==> v14 <==
Design calculator, start of the top module:
module calculator (input CLOCK_50,
							input RESET,
							input KEYPRESSED,
							input [3:0] KEYCODE,
							input [3:0] KEY,
							output [0:6] HEX0, HEX1, HEX2, HEX3, HEX4, HEX5, HEX6, HEX7
							);
		wire clockmain = CLOCK_50;
		wire rst = RESET;
		wire [3:0] keycode = KEYCODE;
		wire keystrobe;
		wire load_A, load_B;
		wire bksp_A, bksp_B;
		posedgetrigger keypressedge (.clock(clockmain), .rst(rst), .signal(KEYPRESSED), .strobe(keystrobe));
		wire dig_strobe, reset_strobe, ex_strobe, op_strobe, sub_strobe;
		wire [3:0] dig_code;
		wire [1:0] op_code;
		inputhandler keypad (
			.keystrobe(keystrobe),
			.keycode(keycode),
			.dig_strobe(dig_strobe),
			.reset_strobe(reset_strobe),
			.ex_strobe(ex_strobe),
			.op_strobe(op_strobe),
			.sub_strobe(sub_strobe),
			.dig_code(dig_code),
			.op_code(op_code)
		);
		wire bksp_strobe, MS_strobe, MR_strobe, MC_strobe;
		PBhandler PB (
			.KEY(KEY),
			.clock(clockmain),
			.rst(rst),
			.bksp_strobe(bksp_strobe),
			.MS_strobe(MS_strobe),
			.MR_strobe(MR_strobe),
			.MC_strobe(MC_strobe)
		);
		wire [1:0] display_select;
		wire load_op, reset_state, execute, load_A_mem, load_B_mem, load_mem, clear_mem;
		control FSM (
			.dig_in(dig_strobe),
			.reset_in(reset_strobe),
			.ex_in(ex_strobe),
			.op_in(op_strobe),
			.bksp_in(bksp_strobe),
			.MS_in(MS_strobe),
			.MR_in(MR_strobe),
			.MC_in(MC_strobe),
			.sub_in(sub_strobe),
			.clock(clockmain),
			.rst(rst),
			.bksp_A(bksp_A),
			.bksp_B(bksp_B),
			.load_A(load_A),
			.load_B(load_B),
			.load_mem(load_mem),
			.clear_mem(clear_mem),
			.load_A_mem(load_A_mem),
			.load_B_mem(load_B_mem),
			.load_op(load_op),
			.reset_out(reset_state),
			.execute(execute),  
			.display_select(display_select)
		);
		wire[31:0] reg_A, reg_B;
		wire [31:0] memory_selected, memory_stored;
		bcdreg operand_A (.clock(clockmain), .rst(rst),
							.digit(dig_code),
							.load(load_A),
  ...
Settings: LEC_CHECK=0, ABC_AREA=1, CAP_MARGIN=20, CORE_MARGIN=2, CORE_UTILIZATION=70, CTS_CLUSTER_SIZE=34, PLACE_DENSITY=0.94, SETUP_SLACK_MARGIN=4.0, SLEW_MARGIN=20; clock period 21.4 ns.
run.sh (not shown) runs the stock make flow with config.mk's settings and CLKGATE_MAP_FILE=.
==> v19 (differences from v14) <==
ABC_AREA = 0   (was 1)
CORE_UTILIZATION = 40   (was 70)
CTS_CLUSTER_SIZE = 10   (was 34)
PLACE_DENSITY = default   (was 0.94)
SETUP_SLACK_MARGIN = default   (was 4.0)
TNS_END_PERCENT = 5   (was default)
==> flow/constraint.sdc (replaced) <==
create_clock -name core_clock -period 50.0 [get_ports {CLOCK_50}]
set_input_delay 10.0000 -clock core_clock [delete_from_list [all_inputs] [get_ports {CLOCK_50}]]
set_output_delay 10.0000 -clock core_clock [all_outputs]
set_load 0.01 [all_outputs]
==> v30 (differences from v14) <==
CELL_PAD_IN_SITES_GLOBAL_PLACEMENT = 0   (was default)
CTS_CLUSTER_DIAMETER = 53   (was default)
CTS_CLUSTER_SIZE = default   (was 34)
PLACE_DENSITY = default   (was 0.94)
SETUP_SLACK_MARGIN = 5.0   (was 4.0)
SLEW_MARGIN = 0   (was 20)
==> flow/constraint.sdc (replaced) <==
create_clock -name core_clock -period 71.7 [get_ports {CLOCK_50}]
set_input_delay 14.3400 -clock core_clock [delete_from_list [all_inputs] [get_ports {CLOCK_50}]]
set_output_delay 14.3400 -clock core_clock [all_outputs]
set_load 0.01 [all_outputs]
==> results <==
v19 completed with no timing, DRC or antenna violations. v14 aborted during global routing. v30 went through all stages and came out clean. Against v19, the first-iteration DRC count of v30 is higher by 40%. In v19 the synthesized cell count is lower than in v30, by 15%. In v19 the worst setup slack is lower than in v30, by 30000 ps. Of v19 and v30, v19 has the higher clock skew (gap 8.2 ps). Flip-flop count is the same in v30 and v19. Of v30 and v19, v30 has the higher core utilization (gap 31 points). Die size: v30 is lower than v19 (45%). Against v19, the fmax of v30 is higher by 23%. Against v30, the via count of v19 is smaller by 7.3%.
